Design saw2sin, start of the top module:
module saw2sin
( input  var        i_clk
, input  var [15:0] i_saw
, output var [15:0] o_sin
);
Size: roughly 6100 cells after synthesis, about 16 flip-flops, about 33 I/O pins, ~44000 um2 of cells after synthesis.
Settings: LEC_CHECK=0, CAP_MARGIN=20, CORE_MARGIN=2, CORE_UTILIZATION=72, CTS_CLUSTER_DIAMETER=353, CTS_CLUSTER_SIZE=79, MAX_ROUTING_LAYER=met4, SLEW_MARGIN=20, TNS_END_PERCENT=5; clock period 62.6 ns.
run.sh (not shown) runs the stock make flow with config.mk's settings and CLKGATE_MAP_FILE=.
The first run ended with an error in global routing (5_1_grt) on GRT-0232.
Change:
- CORE_UTILIZATION: 72 -> 66
- CTS_CLUSTER_DIAMETER: 353 -> default
- CTS_CLUSTER_SIZE: 79 -> default
The changed run ran to the end with violations: negative setup slack; die size climbs by 8.9%; synthesized area stays the same; synthesized cell count does not change.


== exp/umber ==
Starting RTL as in the previous note.
clock: 63.8 ns
lec_check: 0
abc_area: 1
cap_margin: 20
cell_pad_in_sites_global_placement: 1
core_aspect_ratio: 1.34
core_margin: 4
core_utilization: 40
cts_cluster_diameter: 289
gpl_routability_driven: 0
min_routing_layer: met2
place_density_lb_addon: 0.17
slew_margin: 20
exp/umber finished every step from synthesis to the final layout, and the layout passed the timing, design-rule and antenna checks.
Inputs modified between exp/umber and exp/violet:
Settings: MIN_ROUTING_LAYER changed from met2 to met1; PLACE_DENSITY_LB_ADDON changed from 0.17 to 0.05; GPL_TIMING_DRIVEN newly set to 0; CORE_ASPECT_RATIO changed from 1.34 to 1.23; CAP_MARGIN changed from 20 to 10; CTS_CLUSTER_DIAMETER changed from 289 to 36.
### Flow results
[compare] base=exp/umber new=exp/violet: final cell count roughly the same; critical path depth higher; cell row count lower. Across both runs, number of port buffers was lower for exp/violet than for exp/umber. Final cycle utilization of the critical path across exp/violet and exp/umber: no real change. Global-route usage (exp/violet over exp/umber): decrease, 13 points. exp/violet does better than exp/umber on worst relative slew slack. Die area across exp/violet and exp/umber: no real change. NOTE: placed cell area in exp/violet exceeds that of exp/umber.
The inputs of exp/juniper differ from those of exp/violet as listed below.
Settings: removing GPL_ROUTABILITY_DRIVEN (formerly 0); changing CORE_UTILIZATION from 40 to 9; changing CAP_MARGIN from 10 to 20; removing CORE_ASPECT_RATIO (formerly 1.23); removing GPL_TIMING_DRIVEN (formerly 0); removing ABC_AREA (formerly 1); removing CTS_CLUSTER_DIAMETER (formerly 36); changing CORE_MARGIN from 4 to 2; removing MIN_ROUTING_LAYER (formerly met1); removing PLACE_DENSITY_LB_ADDON (formerly 0.05); removing CELL_PAD_IN_SITES_GLOBAL_PLACEMENT (formerly 1); changing the clock period (ns, I/O delays scaled along) from 63.8 to 78.7.
Findings:
- In terms of final period utilization, exp/juniper and exp/violet differ only marginally.
- Compared with exp/violet, exp/juniper shows a lower area share of buffers outside the clock network.


the reference run:
saw2sin again, from the RTL that the note above started with.
==> flow/config.mk <==
export PLATFORM = sky130hd
export DESIGN_NAME = saw2sin
export DESIGN_NICKNAME = saw2sin
export VERILOG_FILES = /design/flow/design.v
export SDC_FILE = /design/flow/constraint.sdc
export NUM_CORES = 4
export LEC_CHECK = 0
export ABC_AREA = 1
export CAP_MARGIN = 20
export CORE_ASPECT_RATIO = 1.33
export CORE_MARGIN = 2
export CORE_UTILIZATION = 72
export CTS_CLUSTER_DIAMETER = 312
export CTS_CLUSTER_SIZE = 92
export PLACE_DENSITY = 0.35
export SETUP_SLACK_MARGIN = 0.94
export SLEW_MARGIN = 20
export TNS_END_PERCENT = 5
==> flow/constraint.sdc <==
create_clock -name core_clock -period 19.9 [get_ports {i_clk}]
set_input_delay 3.9800 -clock core_clock [delete_from_list [all_inputs] [get_ports {i_clk}]]
set_output_delay 3.9800 -clock core_clock [all_outputs]
set_load 0.01 [all_outputs]
The reference run: DPL-0038 in detailed placement (3_5_place_dp) -> run aborted
Edits applied to the flow inputs when going from the reference run to the trial run:
Settings: clearing SETUP_SLACK_MARGIN, which used to be 0.94; clearing ABC_AREA, which used to be 1; clearing CTS_CLUSTER_SIZE, which used to be 92; clearing TNS_END_PERCENT, which used to be 5; clearing PLACE_DENSITY, which used to be 0.35; swapping 72 for 40 in CORE_UTILIZATION; clearing CORE_ASPECT_RATIO, which used to be 1.33; clearing CTS_CLUSTER_DIAMETER, which used to be 312; swapping 19.9 for 67.6 in the clock period (ns, I/O delays scaled along).
Results
- The trial run finished every stage and its layout cleared the timing, design-rule and antenna checks.
- Going from the reference run to the trial run, mean cell area of the mapped netlist saw an increase; die area saw an increase; total cell area reported by yosys after synthesis saw a decrease.


Starting RTL as in the previous note.
export LEC_CHECK = 0
export ABC_AREA = 1
export CAP_MARGIN = 20
export CORE_ASPECT_RATIO = 1.42
export CORE_MARGIN = 2
export CORE_UTILIZATION = 72
export CTS_CLUSTER_DIAMETER = 338
export CTS_CLUSTER_SIZE = 95
export PLACE_DENSITY = 0.43
export SLEW_MARGIN = 20
export TNS_END_PERCENT = 20
create_clock -name core_clock -period 59.5 [get_ports {i_clk}]
Change:
ABC_AREA = unset   (was 1)
CORE_ASPECT_RATIO = unset   (was 1.42)
CORE_UTILIZATION = 57   (was 72)
CTS_CLUSTER_DIAMETER = unset   (was 338)
CTS_CLUSTER_SIZE = unset   (was 95)
PLACE_DENSITY = unset   (was 0.43)
TNS_END_PERCENT = unset   (was 20)
clock period = 58.1 ns   (was 59.5 ns; I/O delays follow)
=> The changed run never finished: it broke off in global routing; synthesized cell count decreases by about 11%; synthesized area shrinks by 0.65%; die area goes up by about 25%.
Change:
ABC_AREA = 1   (was unset)
CORE_ASPECT_RATIO = 1.34   (was unset)
CORE_UTILIZATION = 40   (was 57)
MIN_ROUTING_LAYER = met2   (was unset)
clock period = 63.8 ns   (was 58.1 ns; I/O delays follow)
After rerunning:
- The new run ran to the end with violations: DRC
- synthesized area came out higher slightly
- synthesized cell count came out higher by roughly a tenth
- die size came out higher by well over a third
Change:
CAP_MARGIN = 10   (was 20)
CELL_PAD_IN_SITES_GLOBAL_PLACEMENT = 1   (was unset)
CORE_ASPECT_RATIO = 1.23   (was 1.34)
CORE_MARGIN = 4   (was 2)
CORE_UTILIZATION = 28   (was 40)
CTS_CLUSTER_DIAMETER = 36   (was unset)
GPL_ROUTABILITY_DRIVEN = 0   (was unset)
GPL_TIMING_DRIVEN = 0   (was unset)
MIN_ROUTING_LAYER = met1   (was met2)
SETUP_SLACK_MARGIN = 5.0   (was unset)
The changed run completed with no timing, DRC or antenna violations.
Synthesized area is unchanged.
Sequential cell count is unchanged.
Cell area rose by roughly a tenth.
Count of clock-buffer cells in the layout came out lower by 1.
Routed wire length rises slightly.
Change:
ABC_AREA = unset   (was 1)
CAP_MARGIN = 20   (was 10)
CELL_PAD_IN_SITES_GLOBAL_PLACEMENT = unset   (was 1)
CORE_ASPECT_RATIO = unset   (was 1.23)
CORE_MARGIN = 2   (was 4)
CORE_UTILIZATION = 65   (was 28)
CTS_CLUSTER_DIAMETER = unset   (was 36)
GPL_ROUTABILITY_DRIVEN = unset   (was 0)
GPL_TIMING_DRIVEN = unset   (was 0)
MIN_ROUTING_LAYER = unset   (was met1)
SETUP_SLACK_MARGIN = unset   (was 5.0)
clock period = 52.8 ns   (was 63.8 ns; I/O delays follow)
The changed run aborted during detailed placement.
Synthesized cell count falls by roughly a tenth.
Synthesized area falls slightly.
Die size falls by well over a third.
